==> inputs of build 95 <==
==> flow/design.v (excerpt) <==
module UT_TOP (
    clk, 
    rst_n, 
    in_valid, 
    in_time,
    out_valid, 
    out_display, 
    out_day
);
make LEC_CHECK=0 CAP_MARGIN=5 CELL_PAD_IN_SITES_DETAIL_PLACEMENT=1 CORE_ASPECT_RATIO=0.67 CORE_MARGIN=2 CORE_UTILIZATION=40 CTS_CLUSTER_DIAMETER=97 CTS_CLUSTER_SIZE=94 GPL_ROUTABILITY_DRIVEN=1 GPL_TIMING_DRIVEN=1 MIN_ROUTING_LAYER=met2 PLACE_DENSITY=0.53 SLEW_MARGIN=10 TNS_END_PERCENT=15 finish   # period 11.6 ns
run.sh (not shown) runs the stock make flow with config.mk's settings and CLKGATE_MAP_FILE=.
==> trial 36 (differences from build 95) <==
CAP_MARGIN = 20   (was 5)
CELL_PAD_IN_SITES_DETAIL_PLACEMENT = unset   (was 1)
CORE_ASPECT_RATIO = unset   (was 0.67)
CORE_MARGIN = 9   (was 2)
CORE_UTILIZATION = 28   (was 40)
CTS_CLUSTER_DIAMETER = 130   (was 97)
CTS_CLUSTER_SIZE = 98   (was 94)
GPL_ROUTABILITY_DRIVEN = unset   (was 1)
GPL_TIMING_DRIVEN = unset   (was 1)
MIN_ROUTING_LAYER = unset   (was met2)
PLACE_DENSITY = unset   (was 0.53)
SLEW_MARGIN = 20   (was 10)
TNS_END_PERCENT = unset   (was 15)
==> flow/constraint.sdc (replaced) <==
create_clock -name core_clock -period 15.0 [get_ports {clk}]
set_input_delay 3.0000 -clock core_clock [delete_from_list [all_inputs] [get_ports {clk}]]
set_output_delay 3.0000 -clock core_clock [all_outputs]
set_load 0.01 [all_outputs]
==> summary.txt <==
run results: Error=[ERROR GRT-0116] Global routing finished with congestion. Check the congestion regions in the DRC Viewer., Failed at=global routing, Die ar.=40220 um^2, DP Area=18650 um^2, FP Rows=58, Post-DP HPWL=54860 um, status=did not finish, busiest grt layer=met3, GR Util met2=69.02%, core area=37810 um^2, GRT overflow=3, fp util=40.84%, post-cts sizing count=27, Post-Place Worst Slack=-3.481 ns, Die W=244.0 um
# the run above: build 95

==> summary.txt <==
flow finished, numbers: status=complete, no violations, Die W=252.8 um, core area=54240 um^2, busiest grt layer=met2, final setup fails=0, Die ar.=63930 um^2, Post-DP HPWL=41390 um, FP Rows=85, clk buf depth=2, nature of the critical path endpoint=flip-flop, GR Util met2=27.72%, fp util=28.47%, Post-Place Worst Slack=-0.5935 ns, DP Area=16990 um^2
# the run above: trial 36


---

==> inputs of v20 <==
==> flow/design.v <==
module B2BCD_IP #(parameter WIDTH = 4, parameter DIGIT = 2)(
    Binary_code,
    BCD_code
);
input  [WIDTH-1: 0]   Binary_code;
output [4*DIGIT-1: 0]    BCD_code;
wire [4*DIGIT-1: 0] shift_result [2:WIDTH-1];
wire [4*DIGIT-1: 0]   add_result [2:WIDTH-2];
genvar i, j;
generate
    for(i=2; i<WIDTH; i=i+1)begin : loop_shift
        if(i==2)begin
            assign shift_result[i] = {{(4*DIGIT-3){1'b0}}, Binary_code[WIDTH-1 : WIDTH-3]};
        end
        else begin
            assign shift_result[i] = {add_result[i-1][4*DIGIT-2: 0], Binary_code[WIDTH-i-1]};
        end   
    end
    for(i=2; i<WIDTH-1; i=i+1)begin : loop_add1
        for(j=0; j<DIGIT; j=j+1)begin
            assign add_result[i][4*j+3:4*j] = (shift_result[i][4*j+3:4*j] > 4)? shift_result[i][4*j+3:4*j] + 3 : shift_result[i][4*j+3:4*j]; 
        end      
    end
endgenerate
assign BCD_code = shift_result[WIDTH-1];
endmodule
module UT_TOP (
    clk, 
    rst_n, 
    in_valid, 
    in_time,
    out_valid, 
    out_display, 
    out_day
);
input        clk, rst_n, in_valid;
input [30:0] in_time;
output reg       out_valid;
output reg [3:0] out_display;
output reg [2:0] out_day;
reg  [3:0]  current_state, next_state;
parameter IDLE       = 4'd0  ;
parameter INPUT      = 4'd1  ;
parameter CAL_16YEAR = 4'd2  ;
parameter CAL_4YEAR  = 4'd3  ;
parameter CAL_YEAR   = 4'd4  ;
parameter CAL_MONTH  = 4'd5  ;
parameter CAL_DAY    = 4'd6  ;
parameter CAL_4HOUR  = 4'd7  ;
parameter CAL_HOUR   = 4'd8  ;
parameter CAL_15MIN  = 4'd9  ;
parameter CAL_MIN    = 4'd10 ;
parameter CAL_SEC    = 4'd11 ;
parameter OUT        = 4'd12 ;
parameter time_16years      = 31'd504921600;   
parameter time_4years       = 31'd126230400;   
parameter time_common_years = 31'd31536000;    
parameter time_leap_years   = 31'd31622400;    
parameter time_odd_month    = 31'd2678400;     
parameter time_even_month   = 31'd2592000;     
parameter time_leap_month   = 31'd2505600;     
parameter time_com_month    = 31'd2419200;     
parameter time_day          = 31'd86400;       
parameter time_4hour        = 31'd14400;       
parameter time_hour         = 31'd3600;        
parameter time_15minute     = 31'd900;         
parameter time_minute       = 31'd60;          
reg [3:0] counter;
reg [30:0] in_time_reg;
reg leap;
reg [10:0] year;
reg [3:0]  month;
reg [4:0]  day;
reg [4:0]  hour;
reg [5:0]  minute;
reg [5:0]  second;
wire [10:0] temp_year;
wire [3:0]  temp_month;
wire [2:0]  week;
reg  [10:0] Binary_code;
wire [15:0] BCD_code;
assign temp_year =  (month < 3)? year-1 : year;
assign temp_month = (month < 3)? month + 12 : month;
assign week = (day + 2*temp_month + 3*(temp_month + 1)/5 + temp_year + temp_year/4 - temp_year/100 + temp_year/400 + 1) % 7;
B2BCD_IP #(11, 4) I_B2BCD_IP ( .Binary_code(Binary_code), .BCD_code(BCD_code) );
always @(*)begin
    case (counter)
        0 : Binary_code = year; 
        1 : Binary_code = year;
        2 : Binary_code = year;
        3 : Binary_code = year;
        4 : Binary_code = {7'b0, month};
        5 : Binary_code = {7'b0, month};
        6 : Binary_code = {6'b0, day};
        7 : Binary_code = {6'b0, day};
        8 : Binary_code = {6'b0, hour};
        9 : Binary_code = {6'b0, hour};
        10: Binary_code = {5'b0, minute};
        11: Binary_code = {5'b0, minute};
        12: Binary_code = {5'b0, second};
        13: Binary_code = {5'b0, second};  
        default: Binary_code = year;
    endcase
end
always @(*) begin
    leap = (year[1:0] == 2'b00)? 1: 0;
end
always @(posedge clk or negedge rst_n) begin
    if(!rst_n)begin
        in_time_reg <= 0;
    end
    else if(in_valid)begin
        in_time_reg <= in_time;
    end
    else if(next_state == CAL_16YEAR)begin
        in_time_reg <= (in_time_reg < time_16years)? in_time_reg : in_time_reg - time_16years;
    end
    else if(next_state == CAL_4YEAR)begin
        in_time_reg <= (in_time_reg < time_4years)? in_time_reg : in_time_reg - time_4years;
    end
    else if(next_state == CAL_YEAR)begin
        if(leap)
            in_time_reg <= (in_time_reg < time_leap_years)? in_time_reg : in_time_reg - time_leap_years;
        else
            in_time_reg <= (in_time_reg < time_common_years)? in_time_reg : in_time_reg - time_common_years;
    end
    else if(next_state == CAL_MONTH)begin
        if(month == 2 && leap) 
            in_time_reg <= (in_time_reg < time_leap_month)? in_time_reg: in_time_reg - time_leap_month;
        else if(month == 2 && !leap) 
            in_time_reg <= (in_time_reg < time_com_month)? in_time_reg: in_time_reg - time_com_month;
        else if(month == 1 || month == 3 || month == 5  || month == 7 || month == 8 || month == 10 || month == 12) 
            in_time_reg <= (in_time_reg < time_odd_month)? in_time_reg: in_time_reg - time_odd_month;
        else 
            in_time_reg <= (in_time_reg < time_even_month)? in_time_reg: in_time_reg - time_even_month;
    end
    else if(next_state == CAL_DAY)begin
        in_time_reg <= (in_time_reg < time_day)? in_time_reg: in_time_reg - time_day;
    end
    else if(next_state == CAL_4HOUR)begin
        in_time_reg <= (in_time_reg < time_4hour)? in_time_reg: in_time_reg - time_4hour;
    end
    else if(next_state == CAL_HOUR)begin
        in_time_reg <= (in_time_reg < time_hour)? in_time_reg: in_time_reg - time_hour;
    end
    else if(next_state == CAL_15MIN)begin
        in_time_reg <= (in_time_reg < time_15minute)? in_time_reg: in_time_reg - time_15minute;
    end
    else if(next_state == CAL_MIN)begin
        in_time_reg <= (in_time_reg < time_minute)? in_time_reg: in_time_reg - time_minute;
    end
end
always @(posedge clk or negedge rst_n) begin
    if(!rst_n)begin
        year <= 'd1970;
    end
    else if(next_state == CAL_16YEAR)begin
        year <= (in_time_reg < time_16years)? year: year + 'd16;
    end
    else if(next_state == CAL_4YEAR)begin
        year <= (in_time_reg < time_4years)? year: year + 'd4;
    end
    else if(next_state == CAL_YEAR)begin
        if(leap)
            year <= (in_time_reg < time_leap_years)? year: year + 'd1;
        else
            year <= (in_time_reg < time_common_years)? year: year + 'd1;
    end
    else if(next_state == IDLE)begin
        year <= 'd1970;
    end
end
always @(posedge clk or negedge rst_n) begin
    if(!rst_n)begin
        month <= 'd1;
    end
    else if(next_state == CAL_MONTH)begin
        if(month == 2 && leap) 
            month <= (in_time_reg < time_leap_month)? month: month + 'd1;
        else if(month == 2 && !leap) 
            month <= (in_time_reg < time_com_month)? month: month + 'd1;
        else if(month == 1 || month == 3 || month == 5  || month == 7 || month == 8 || month == 10 || month == 12)
            month <= (in_time_reg < time_odd_month)? month: month + 'd1;
        else 
            month <= (in_time_reg < time_even_month)? month: month + 'd1;
    end
    else if(next_state == IDLE)begin
        month <= 'd1;
    end
end
always @(posedge clk or negedge rst_n) begin
    if(!rst_n)begin
        day <= 'd1;
    end
    else if(next_state == CAL_DAY)begin
        day <= (in_time_reg < time_day)? day : day + 'd1;
    end
    else if(next_state == IDLE)begin
        day <= 'd1;
    end
end
always @(posedge clk or negedge rst_n) begin
    if(!rst_n)begin
        hour <= 'd0;
    end
    else if(next_state == CAL_4HOUR)begin
        hour <= (in_time_reg < time_4hour)? hour : hour + 'd4;
    end
    else if(next_state == CAL_HOUR)begin
        hour <= (in_time_reg < time_hour)? hour : hour + 'd1;
    end
    else if(next_state == IDLE)begin
        hour <= 'd0;
    end
end
always @(posedge clk or negedge rst_n) begin
    if(!rst_n)begin
        minute <= 'd0;
    end
    else if(next_state == CAL_15MIN)begin
        minute <= (in_time_reg < time_15minute)? minute : minute + 'd15;
    end
    else if(next_state == CAL_MIN)begin
        minute <= (in_time_reg < time_minute)? minute : minute + 'd1;
    end
    else if(next_state == IDLE)begin
        minute <= 'd0;
    end
end
always @(*)begin
    second = in_time_reg[5:0];
end
always @(posedge clk or negedge rst_n) begin
    if(!rst_n)begin
        counter <= 'd0;
    end
    else if(next_state == OUT)begin
        counter <= counter + 1;
    end
    else if(next_state == IDLE)begin
        counter <= 'd0;
    end
end
always@(posedge clk or negedge rst_n)begin
    if(!rst_n)begin
        current_state <= IDLE;
    end
    else begin
        current_state <= next_state;
    end
end
always@(*)begin
    if(!rst_n)
        next_state = IDLE ;
    else begin
        case(current_state)
        IDLE:
            next_state = (!in_valid)? IDLE : INPUT;
        INPUT:
            next_state = CAL_16YEAR;
        CAL_16YEAR:
            next_state = (in_time_reg < time_16years)? CAL_4YEAR : CAL_16YEAR;
        CAL_4YEAR:
            next_state = (in_time_reg < time_4years)? CAL_YEAR : CAL_4YEAR;
        CAL_YEAR:begin
            if(leap) 
                next_state = (in_time_reg < time_leap_years)? CAL_MONTH : CAL_YEAR;
            else 
                next_state = (in_time_reg < time_common_years)? CAL_MONTH : CAL_YEAR;
        end
        CAL_MONTH:begin
            if(month == 2 && leap) 
                next_state = (in_time_reg < time_leap_month)? CAL_DAY : CAL_MONTH;
            else if(month == 2 && !leap) 
                next_state = (in_time_reg < time_com_month)? CAL_DAY : CAL_MONTH;
            else if(month == 1 || month == 3 || month == 5  || month == 7 || month == 8 || month == 10 || month == 12) 
                next_state = (in_time_reg < time_odd_month)? CAL_DAY : CAL_MONTH;
            else 
                next_state = (in_time_reg < time_even_month)? CAL_DAY : CAL_MONTH;
        end 
        CAL_DAY:
            next_state = (in_time_reg < time_day)? CAL_4HOUR : CAL_DAY;  
        CAL_4HOUR:
            next_state = (in_time_reg < time_4hour)? CAL_HOUR : CAL_4HOUR;
        CAL_HOUR:
            next_state = (in_time_reg < time_hour)? CAL_15MIN : CAL_HOUR;
        CAL_15MIN:
            next_state = (in_time_reg < time_15minute)? CAL_MIN : CAL_15MIN;
        CAL_MIN:
            next_state = (in_time_reg < time_minute)? OUT : CAL_MIN;
        OUT:
            next_state = (counter == 14)? IDLE : OUT;
        default :
            next_state = IDLE ;
        endcase
    end
end
always @(posedge clk or negedge rst_n) begin
    if (!rst_n) out_valid <= 'd0;
    else if(next_state == OUT) out_valid <= 'd1;
	else out_valid <= 'd0; 
end
always @(posedge clk or negedge rst_n) begin
	if (!rst_n) out_display <= 'd0;
    else if(next_state == OUT)begin
        case (counter)
            0 : out_display <= BCD_code[15:12];
            1 : out_display <= BCD_code[11:8];
            2 : out_display <= BCD_code[7:4];
            3 : out_display <= BCD_code[3:0];
            4 : out_display <= BCD_code[7:4];
            5 : out_display <= BCD_code[3:0];
            6 : out_display <= BCD_code[7:4];
            7 : out_display <= BCD_code[3:0];
            8 : out_display <= BCD_code[7:4];
            9 : out_display <= BCD_code[3:0];
            10: out_display <= BCD_code[7:4];
            11: out_display <= BCD_code[3:0];
            12: out_display <= BCD_code[7:4];
            13: out_display <= BCD_code[3:0];
        endcase
    end 
	else out_display <= 'd0;
end
always @(posedge clk or negedge rst_n) begin
	if (!rst_n) out_day <= 'd0;
    else if(next_state == OUT) out_day <= week;
	else out_day <= 'd0;
end
endmodule
==> flow/run.sh <==
#!/bin/bash
# the make line also repeats each setting of config.mk as NAME=value (left out here)
make -C /OpenROAD-flow-scripts/flow DESIGN_CONFIG=/design/flow/config.mk WORK_HOME=/design/flow/orfs CLKGATE_MAP_FILE= finish
==> flow/config.mk <==
export PLATFORM = sky130hd
export DESIGN_NAME = UT_TOP
export DESIGN_NICKNAME = UT_TOP
export VERILOG_FILES = /design/flow/design.v
export SDC_FILE = /design/flow/constraint.sdc
export NUM_CORES = 4
export LEC_CHECK = 0
export CAP_MARGIN = 20
export CORE_MARGIN = 7
export CORE_UTILIZATION = 17
export MIN_ROUTING_LAYER = met2
export PLACE_DENSITY_LB_ADDON = 0.05
export SETUP_SLACK_MARGIN = -0.73
export SLEW_MARGIN = 20
==> flow/constraint.sdc <==
create_clock -name core_clock -period 12.1 [get_ports {clk}]
set_input_delay 2.4200 -clock core_clock [delete_from_list [all_inputs] [get_ports {clk}]]
set_output_delay 2.4200 -clock core_clock [all_outputs]
set_load 0.01 [all_outputs]
==> v10 (differences from v20) <==
--- a/flow/config.mk
+++ b/flow/config.mk
@@ -7,8 +7,8 @@
 export LEC_CHECK = 0
 export CAP_MARGIN = 20
 export CORE_MARGIN = 7
-export CORE_UTILIZATION = 17
-export MIN_ROUTING_LAYER = met2
+export CORE_UTILIZATION = 64
+export MIN_ROUTING_LAYER = met1
 export PLACE_DENSITY_LB_ADDON = 0.05
 export SETUP_SLACK_MARGIN = -0.73
 export SLEW_MARGIN = 20
==> v19 (differences from v20) <==
==> flow/config.mk (replaced) <==
export PLATFORM = sky130hd
export DESIGN_NAME = UT_TOP
export DESIGN_NICKNAME = UT_TOP
export VERILOG_FILES = /design/flow/design.v
export SDC_FILE = /design/flow/constraint.sdc
export NUM_CORES = 4
export LEC_CHECK = 0
export CAP_MARGIN = 20
export CELL_PAD_IN_SITES_DETAIL_PLACEMENT = 2
export CELL_PAD_IN_SITES_GLOBAL_PLACEMENT = 2
export CORE_MARGIN = 2
export CORE_UTILIZATION = 40
export MAX_ROUTING_LAYER = met4
export SLEW_MARGIN = 20
==> flow/constraint.sdc (replaced) <==
create_clock -name core_clock -period 15.0 [get_ports {clk}]
set_input_delay 3.0000 -clock core_clock [delete_from_list [all_inputs] [get_ports {clk}]]
set_output_delay 3.0000 -clock core_clock [all_outputs]
set_load 0.01 [all_outputs]
==> v35 (differences from v20) <==
==> flow/config.mk (replaced) <==
export PLATFORM = sky130hd
export DESIGN_NAME = UT_TOP
export DESIGN_NICKNAME = UT_TOP
export VERILOG_FILES = /design/flow/design.v
export SDC_FILE = /design/flow/constraint.sdc
export NUM_CORES = 4
export LEC_CHECK = 0
export CAP_MARGIN = 20
export CORE_MARGIN = 2
export CORE_UTILIZATION = 40
export SLEW_MARGIN = 20
==> flow/constraint.sdc (replaced) <==
create_clock -name core_clock -period 12.2 [get_ports {clk}]
set_input_delay 2.4400 -clock core_clock [delete_from_list [all_inputs] [get_ports {clk}]]
set_output_delay 2.4400 -clock core_clock [all_outputs]
set_load 0.01 [all_outputs]
==> qor summary <==
Data arrival time of the worst path: v19 16290 ps; v20 14600 ps; v35 14290 ps; v10 14600 ps
Comb area: v19 13200 sq um; v20 13200 sq um; v35 13100 sq um; v10 13100 sq um
GR Layer Usage met1: v19 0.443; v20 0; v35 0.337; v10 0.462
Dpl cell area: v19 17200 sq um; v20 19600 sq um; v35 18500 sq um; v10 18100 sq um
Bufs w/o clock: v19 248; v20 409; v35 367; v10 336
R2r startpoint: v19 month[0]; v20 month[0]; v35 month[0]; v10 month[2]
Total stage count of the critical path: v19 72; v20 71; v35 71; v10 69
Site Rows: v19 71; v20 110; v35 71; v10 56
Post-CTS Resized: v19 87; v20 51; v35 53; v10 82
DR vias: v19 19900; v20 24800; v35 17800; v10 18900
Wire length on met3: v19 5.84 mm; v20 32.2 mm; v35 3.48 mm; v10 5.93 mm
Post-route setup slack: v19 -1020 ps; v20 -2220 ps; v35 -1830 ps; v10 -2250 ps
Min Hold Slack: v19 508 ps; v20 490 ps; v35 494 ps; v10 487 ps
Final routed wirelength across all metal layers: v19 89.6 mm; v20 76.6 mm; v35 55.9 mm; v10 57.0 mm
Avg Vias per Cell: v19 7.02; v20 6.79; v35 6.04; v10 6.92
Count of buffers added by post-CTS timing repair for setup: v19 26; v20 24; v35 31; v10 31
Status: v19 complete, but fails checks; v20 complete, but fails checks; v35 complete, but fails checks; v10 complete, but fails checks
Layout check failures: v19 setup timing; v20 setup timing; v35 setup timing; v10 setup timing
Die W: v19 200 um; v20 315 um; v35 200 um; v10 169 um
Chip Footprint: v19 40200 sq um; v20 99500 sq um; v35 40200 sq um; v10 28700 sq um
Global routing met3 resource utilization: v19 0.0482; v20 0.316; v35 0.0333; v10 0.0726
Initial antenna violation count: v19 3; v20 0; v35 1; v10 0
